==> inputs of run a <==
==> flow/design.v (excerpt) <==
module fifo(input wire clk,reset,wr,rd, input wire[15:0] d_in, output wire full,empty, output wire[15:0] d_out);
make LEC_CHECK=0 CAP_MARGIN=20 CORE_MARGIN=2 CORE_UTILIZATION=40 PLACE_DENSITY=0.6 SLEW_MARGIN=20 finish   # period 5.0 ns
run.sh (not shown) runs the stock make flow with config.mk's settings and CLKGATE_MAP_FILE=.
==> run b (differences from run a) <==
- CAP_MARGIN: 20 -> 15
- CORE_UTILIZATION: 40 -> 72
- CTS_CLUSTER_DIAMETER: default -> 377
- CTS_CLUSTER_SIZE: default -> 21
- HOLD_SLACK_MARGIN: default -> 0.29
- PLACE_DENSITY: 0.6 -> default
- PLACE_DENSITY_LB_ADDON: default -> 0.28
- SETUP_SLACK_MARGIN: default -> -0.27
==> flow/constraint.sdc (replaced) <==
create_clock -name core_clock -period 2.73 [get_ports {clk}]
set_input_delay 0.5460 -clock core_clock [delete_from_list [all_inputs] [get_ports {clk}]]
set_output_delay 0.5460 -clock core_clock [all_outputs]
set_load 0.01 [all_outputs]
==> reports/results.ini <==
[setup_path]
path_buffers = 5
worstPathMaxFanout = 2

[run_status]
status = complete, but fails checks
so.violations = negative setup slack

[final_timing]
setup_slack_ns = -0.440
setup_viol = 280
grt_setup_unrepaired = true

That was run b.
==> reports/results.ini <==
[route]
routed.top_layer = met4
wl_per_cell_um = 19.1

[layout]
fin_cells = 1751

[global_routing]
grt_max_degree = 139

[logic_synthesis]
postSynth.asyncResetShare_pct = 0

[final_timing]
grt_setup_unrepaired = false
skew_ns = 0.0227

[setup_path]
path_buffers = 4
worstPathMaxFanout = 16

[run_status]
status = no timing/DRC/antenna violations

That was run a.

========
==> run E: inputs <==
==> flow/design.v <==
module invert (input wire i, output wire o);
   assign o = !i;
endmodule
module and2 (input wire i0, i1, output wire o);
  assign o = i0 & i1;
endmodule
module or2 (input wire i0, i1, output wire o);
  assign o = i0 | i1;
endmodule
module xor2 (input wire i0, i1, output wire o);
  assign o = i0 ^ i1;
endmodule
module and3 (input wire i0, i1, i2, output wire o);
   wire t;
   and2 and2_0 (i0, i1, t);
   and2 and2_1 (i2, t, o);
endmodule
module or3 (input wire i0, i1, i2, output wire o);
   wire t;
   or2 or2_0 (i0, i1, t);
   or2 or2_1 (i2, t, o);
endmodule
module xor3 (input wire i0, i1, i2, output wire o);
   wire t;
   xor2 xor2_0 (i0, i1, t);
   xor2 xor2_1 (i2, t, o);
endmodule
module and5(input wire i0, i1, i2, i3, i4, output wire o);
  wire t1;
  and3 a1(i0,i1,i2,t1);
  and3 a2(i3,i4,t1,o);
endmodule
module or5(input wire i0, i1, i2, i3, i4, output wire o);
  wire t1;
  or3 o1(i0,i1,i2,t1);
  or3 o2(i3,i4,t1,o);
endmodule
module mux2 (input wire i0, i1, j, output wire o);
  assign o = (j==0)?i0:i1;
endmodule
module mux4 (input wire [0:3] i, input wire j1, j0, output wire o);
  wire  t0, t1;
  mux2 mux2_0 (i[0], i[1], j0, t0);
  mux2 mux2_1 (i[2], i[3], j0, t1);
  mux2 mux2_2 (t0, t1, j1, o);
endmodule
module mux8 (input wire [0:7] i, input wire j2, j1, j0, output wire o);
  wire  t0, t1;
  mux4 mux4_0 (i[0:3], j1, j0, t0);
  mux4 mux4_1 (i[4:7], j1, j0, t1);
  mux2 mux2_0 (t0, t1, j2, o);
endmodule
module mux16 (input wire [0:15] i, input wire j3, j2, j1, j0, output wire o);
  wire  t0, t1;
  mux8 mux8_0 (i[0:7], j2, j1, j0, t0);
  mux8 mux8_1 (i[8:15], j2, j1, j0, t1);
  mux2 mux2_0 (t0, t1, j3, o);
endmodule
module demux2 (input wire i, j, output wire o0, o1);
  assign o0 = (j==0)?i:1'b0;
  assign o1 = (j==1)?i:1'b0;
endmodule
module demux4 (input wire i, input wire j1, j0, output wire [0:3] o);
  wire  t0, t1;
  demux2 demux2_0 (i, j1, t0, t1);
  demux2 demux2_1 (t0, j0, o[0], o[1]);
  demux2 demux2_2 (t1, j0, o[2], o[3]);
endmodule
module demux8 (input wire i, j2, j1, j0, output wire [0:7] o);
  wire  t0, t1;
  demux2 demux2_0 (i, j2, t0, t1);
  demux4 demux4_0 (t0, j1, j0, o[0:3]);
  demux4 demux4_1 (t1, j1, j0, o[4:7]);
endmodule
module demux16 (input wire i, j3, j2, j1, j0, output wire [0:15] o);
  wire  t0, t1;
  demux2 demux2_0 (i, j3, t0, t1);
  demux8 demux4_0 (t0, j2, j1, j0, o[0:7]);
  demux8 demux4_1 (t1, j2, j1, j0, o[8:15]);
endmodule
module df (input wire clk, in, output wire out);
  reg df_out;
  always@(posedge clk) df_out <= in;
  assign out = df_out;
endmodule
module dfr (input wire clk, reset, in, output wire out);
  wire reset_, df_in;
  invert invert_0 (reset, reset_);
  and2 and2_0 (in, reset_, df_in);
  df df_0 (clk, df_in, out);
endmodule
module dfr16 (input wire clk,reset, input wire [15:0] in, output wire [15:0] out);
  dfr d0(clk,reset, in[0], out[0]);
  dfr d1(clk,reset, in[1], out[1]);
  dfr d2(clk,reset, in[2], out[2]);
  dfr d3(clk,reset, in[3], out[3]);
  dfr d4(clk,reset, in[4], out[4]);
  dfr d5(clk,reset, in[5], out[5]);
  dfr d6(clk,reset, in[6], out[6]);
  dfr d7(clk,reset, in[7], out[7]);
  dfr d8(clk,reset, in[8], out[8]);
  dfr d9(clk,reset, in[9], out[9]);
  dfr d10(clk,reset, in[10], out[10]);
  dfr d11(clk,reset, in[11], out[11]);
  dfr d12(clk,reset, in[12], out[12]);
  dfr d13(clk,reset, in[13], out[13]);
  dfr d14(clk,reset, in[14], out[14]);
  dfr d15(clk,reset, in[15], out[15]);
endmodule
module dfrl (input wire clk, reset, load, in, output wire out);
  wire _in;
  mux2 mux2_0(out, in, load, _in);
  dfr dfr_1(clk, reset, _in, out);
endmodule
module ha(input wire i0, i1, output wire sum, cout);
  xor2 _i0(i0, i1, sum);
  and2 _i1(i0, i1, cout);
endmodule
module fa (input wire i0, i1, cin, output wire sum, cout);
   wire t0, t1, t2;
   xor3 _i0 (i0, i1, cin, sum);
   and2 _i1 (i0, i1, t0);
   and2 _i2 (i1, cin, t1);
   and2 _i3 (cin, i0, t2);
   or3 _i4 (t0, t1, t2, cout);
endmodule
module addsub (input wire addsub, i0, i1, cin, output wire sumdiff, cout);
  wire t;
  fa _i0 (i0, t, cin, sumdiff, cout);
  xor2 _i1 (i1, addsub, t);
endmodule
module bin_counter(input wire clk, reset, in, output wire[3:0] out);
    wire[3:0] t0,t1;
    dfrl d0(clk,reset,in,t0[0],out[0]);
    dfrl d1(clk,reset,in,t0[1],out[1]);
    dfrl d2(clk,reset,in,t0[2],out[2]);
    dfrl d3(clk,reset,in,t0[3],out[3]);
    ha h0(out[0],in,t0[0],t1[0]);
    ha h1(out[1],t1[0],t0[1],t1[1]);
    ha h2(out[2],t1[1],t0[2],t1[2]);
    ha h3(out[3],t1[2],t0[3],t1[3]);
endmodule
module reg_file_slice (input wire clk, reset, wr, rd, input wire [3:0] rd_addr, wr_addr, input wire d_in, output wire d_out);
	wire [0:15] t1,t2;
	wire t3;
	demux16 dm1(wr, wr_addr[3], wr_addr[2], wr_addr[1], wr_addr[0], t1);
	dfrl d0 (clk,reset,t1[0] ,d_in,t2[0]);
	dfrl d1 (clk,reset,t1[1] ,d_in,t2[1]);
	dfrl d2 (clk,reset,t1[2] ,d_in,t2[2]);
	dfrl d3 (clk,reset,t1[3] ,d_in,t2[3]);
	dfrl d4 (clk,reset,t1[4] ,d_in,t2[4]);
	dfrl d5 (clk,reset,t1[5] ,d_in,t2[5]);
	dfrl d6 (clk,reset,t1[6] ,d_in,t2[6]);
	dfrl d7 (clk,reset,t1[7] ,d_in,t2[7]);
	dfrl d8 (clk,reset,t1[8] ,d_in,t2[8]);
	dfrl d9 (clk,reset,t1[9] ,d_in,t2[9]);
	dfrl d10(clk,reset,t1[10],d_in,t2[10]);
	dfrl d11(clk,reset,t1[11],d_in,t2[11]);
	dfrl d12(clk,reset,t1[12],d_in,t2[12]);
	dfrl d13(clk,reset,t1[13],d_in,t2[13]);
	dfrl d14(clk,reset,t1[14],d_in,t2[14]);
    dfrl d15(clk,reset,t1[15],d_in,t2[15]);
	mux16 m1(t2, rd_addr[3], rd_addr[2], rd_addr[1], rd_addr[0], t3);
	and2 a1(t3, rd, d_out);
endmodule
module full_empty(input wire[3:0] front,rear, output wire full, empty);
	wire [3:0] t,out;
	wire t1,t2;
	addsub as1(1, front[0], rear[0], 1, out[0], t[0]);
	addsub as2(1, front[1], rear[1], t[0], out[1], t[1]);
	addsub as3(1, front[2], rear[2], t[1], out[2], t[2]);
	addsub as4(1, front[3], rear[3], t[2], out[3], t[3]);
	invert i1(t[3],t1);
	and5 a1(out[0],out[1],out[2],out[3],1'b1,full);
	or5 o1(out[0],out[1],out[2],out[3],t1,t2);
	invert i2(t2,empty);
endmodule
module memory(input wire clk, reset, wr, rd, input wire[3:0] wr_addr, rd_addr, input wire[15:0] d_in, output wire[15:0] d_out);
	reg_file_slice r0 (clk,reset,wr,rd,rd_addr,wr_addr,d_in[0], d_out[0]);
	reg_file_slice r1 (clk,reset,wr,rd,rd_addr,wr_addr,d_in[1], d_out[1]);
	reg_file_slice r2 (clk,reset,wr,rd,rd_addr,wr_addr,d_in[2], d_out[2]);
	reg_file_slice r3 (clk,reset,wr,rd,rd_addr,wr_addr,d_in[3], d_out[3]);
	reg_file_slice r4 (clk,reset,wr,rd,rd_addr,wr_addr,d_in[4], d_out[4]);
	reg_file_slice r5 (clk,reset,wr,rd,rd_addr,wr_addr,d_in[5], d_out[5]);
	reg_file_slice r6 (clk,reset,wr,rd,rd_addr,wr_addr,d_in[6], d_out[6]);
	reg_file_slice r7 (clk,reset,wr,rd,rd_addr,wr_addr,d_in[7], d_out[7]);
	reg_file_slice r8 (clk,reset,wr,rd,rd_addr,wr_addr,d_in[8], d_out[8]);
	reg_file_slice r9 (clk,reset,wr,rd,rd_addr,wr_addr,d_in[9], d_out[9]);
	reg_file_slice r10(clk,reset,wr,rd,rd_addr,wr_addr,d_in[10],d_out[10]);
	reg_file_slice r11(clk,reset,wr,rd,rd_addr,wr_addr,d_in[11],d_out[11]);
	reg_file_slice r12(clk,reset,wr,rd,rd_addr,wr_addr,d_in[12],d_out[12]);
	reg_file_slice r13(clk,reset,wr,rd,rd_addr,wr_addr,d_in[13],d_out[13]);
	reg_file_slice r14(clk,reset,wr,rd,rd_addr,wr_addr,d_in[14],d_out[14]);
	reg_file_slice r15(clk,reset,wr,rd,rd_addr,wr_addr,d_in[15],d_out[15]);
endmodule
module fifo(input wire clk,reset,wr,rd, input wire[15:0] d_in, output wire full,empty, output wire[15:0] d_out);
	wire[3:0] front,rear;
	wire[15:0] t;
	wire front_inc,rear_inc,full_,empty_;
	full_empty f0(front,rear,full,empty);
	invert i0(full,full_);
	invert i1(empty,empty_);
	and2 a1(wr,full_,front_inc);
	bin_counter bc0(clk,reset,front_inc,front);
	and2 a2(rd,empty_,rear_inc);
	bin_counter bc1(clk,reset,rear_inc,rear);
	memory m0(clk, reset, front_inc, rear_inc, front, rear, d_in, t);
	dfr16 d0(clk, reset, t, d_out);
endmodule
==> flow/run.sh <==
#!/bin/bash
# the make line also repeats each setting of config.mk as NAME=value (left out here)
make -C /OpenROAD-flow-scripts/flow DESIGN_CONFIG=/design/flow/config.mk WORK_HOME=/design/flow/orfs CLKGATE_MAP_FILE= finish
==> flow/config.mk <==
export PLATFORM = sky130hd
export DESIGN_NAME = fifo
export DESIGN_NICKNAME = fifo
export VERILOG_FILES = /design/flow/design.v
export SDC_FILE = /design/flow/constraint.sdc
export NUM_CORES = 4
export LEC_CHECK = 0
export CAP_MARGIN = 20
export CELL_PAD_IN_SITES_DETAIL_PLACEMENT = 1
export CORE_ASPECT_RATIO = 0.5
export CORE_MARGIN = 3
export CORE_UTILIZATION = 42
export MIN_ROUTING_LAYER = met2
export PLACE_DENSITY_LB_ADDON = 0.05
export SLEW_MARGIN = 20
==> flow/constraint.sdc <==
create_clock -name core_clock -period 5.0 [get_ports {clk}]
set_input_delay 1.0000 -clock core_clock [delete_from_list [all_inputs] [get_ports {clk}]]
set_output_delay 1.0000 -clock core_clock [all_outputs]
set_load 0.01 [all_outputs]
==> run M (differences from run E) <==
==> flow/config.mk (replaced) <==
export PLATFORM = sky130hd
export DESIGN_NAME = fifo
export DESIGN_NICKNAME = fifo
export VERILOG_FILES = /design/flow/design.v
export SDC_FILE = /design/flow/constraint.sdc
export NUM_CORES = 4
export LEC_CHECK = 0
export ABC_AREA = 1
export CAP_MARGIN = 20
export CORE_MARGIN = 2
export CORE_UTILIZATION = 70
export SLEW_MARGIN = 20
==> flow/constraint.sdc (replaced) <==
create_clock -name core_clock -period 2.8 [get_ports {clk}]
set_input_delay 0.5600 -clock core_clock [delete_from_list [all_inputs] [get_ports {clk}]]
set_output_delay 0.5600 -clock core_clock [all_outputs]
set_load 0.01 [all_outputs]
==> run F (differences from run E) <==
==> flow/config.mk (replaced) <==
export PLATFORM = sky130hd
export DESIGN_NAME = fifo
export DESIGN_NICKNAME = fifo
export VERILOG_FILES = /design/flow/design.v
export SDC_FILE = /design/flow/constraint.sdc
export NUM_CORES = 4
export LEC_CHECK = 0
export ABC_AREA = 1
export CAP_MARGIN = 25
export CELL_PAD_IN_SITES_DETAIL_PLACEMENT = 0
export CORE_ASPECT_RATIO = 1.82
export CORE_MARGIN = 4
export CORE_UTILIZATION = 40
export CTS_CLUSTER_SIZE = 10
export GPL_TIMING_DRIVEN = 1
export MAX_ROUTING_LAYER = met5
export MIN_ROUTING_LAYER = met1
export PLACE_DENSITY = 0.6
export SETUP_SLACK_MARGIN = -0.12
export SLEW_MARGIN = 35
export TNS_END_PERCENT = 60
==> run B (differences from run E) <==
==> flow/config.mk (replaced) <==
export PLATFORM = sky130hd
export DESIGN_NAME = fifo
export DESIGN_NICKNAME = fifo
export VERILOG_FILES = /design/flow/design.v
export SDC_FILE = /design/flow/constraint.sdc
export NUM_CORES = 4
export LEC_CHECK = 0
export CAP_MARGIN = 20
export CORE_MARGIN = 2
export CORE_UTILIZATION = 40
export PLACE_DENSITY = 0.6
export SLEW_MARGIN = 20
==> flow/constraint.sdc (replaced) <==
create_clock -name core_clock -period 4.49 [get_ports {clk}]
set_input_delay 0.8980 -clock core_clock [delete_from_list [all_inputs] [get_ports {clk}]]
set_output_delay 0.8980 -clock core_clock [all_outputs]
set_load 0.01 [all_outputs]
==> flow_metrics.tcl <==
# implementation run metrics
set metrics [dict create \
    num_vias 13200 \
    htree_levels 2 \
    numCtsBuffers 34 \
    critPathRequiredTime_ns 4.00 \
    ff_latch_area_sq_um 5620 \
    synth_cells 2118 \
    place_congestion 0.745 \
    crit_arrival_ns 3.72 \
    cp_slowest_cell "clkdlybuf4s50_1" \
    ys_cells 2118 \
    n_all_inverters 50 \
    die_h_um 260 \
    pg_clk_w 0.00220 \
    finalSetupViolCount 0 \
    warnings 31 \
    grt_max_degree 226 \
    die-width_um 147 \
    status "complete, no violations" \
]
[end of results for run F]
==> flow_metrics.tcl <==
# implementation run metrics
set metrics [dict create \
    warnings 30 \
    cp_slowest_cell "clkdlybuf4s50_1" \
    status "complete, no violations" \
    die_h_um 127 \
    top_layer_used "met5" \
    crit_arrival_ns 3.63 \
    die-width_um 247 \
    numCtsBuffers 26 \
    synth_cells 1399 \
    num_vias 13300 \
    n_all_inverters 9 \
    grt_max_degree 150 \
    finalSetupViolCount 0 \
    critPathRequiredTime_ns 4.00 \
    htree_levels 1 \
]
[end of results for run E]
==> flow_metrics.tcl <==
# implementation run metrics
set metrics [dict create \
    num_vias 9534 \
    status "complete, no violations" \
    grt_max_degree 103 \
    warnings 28 \
    htree_levels 1 \
    die_h_um 179 \
    n_all_inverters 9 \
    place_congestion 0.783 \
    ff_latch_area_sq_um 5610 \
    synth_cells 1399 \
    cp_slowest_cell "clkdlybuf4s50_1" \
    ys_cells 1399 \
    finalSetupViolCount 0 \
    numCtsBuffers 29 \
    critPathRequiredTime_ns 3.59 \
]
[end of results for run B]
==> flow_metrics.tcl <==
# flow metrics
set metrics [dict create \
    lastStage "global routing" \
    htree_levels 1 \
    yosys.area.top_type "dfxtp_1" \
    place_inst 2263 \
    status "aborted with a tool error" \
    numCtsBuffers 29 \
    synth_cells 2118 \
    ys_cells 2118 \
    place_congestion 0.801 \
    die_h_um 145 \
]
[end of results for run M]
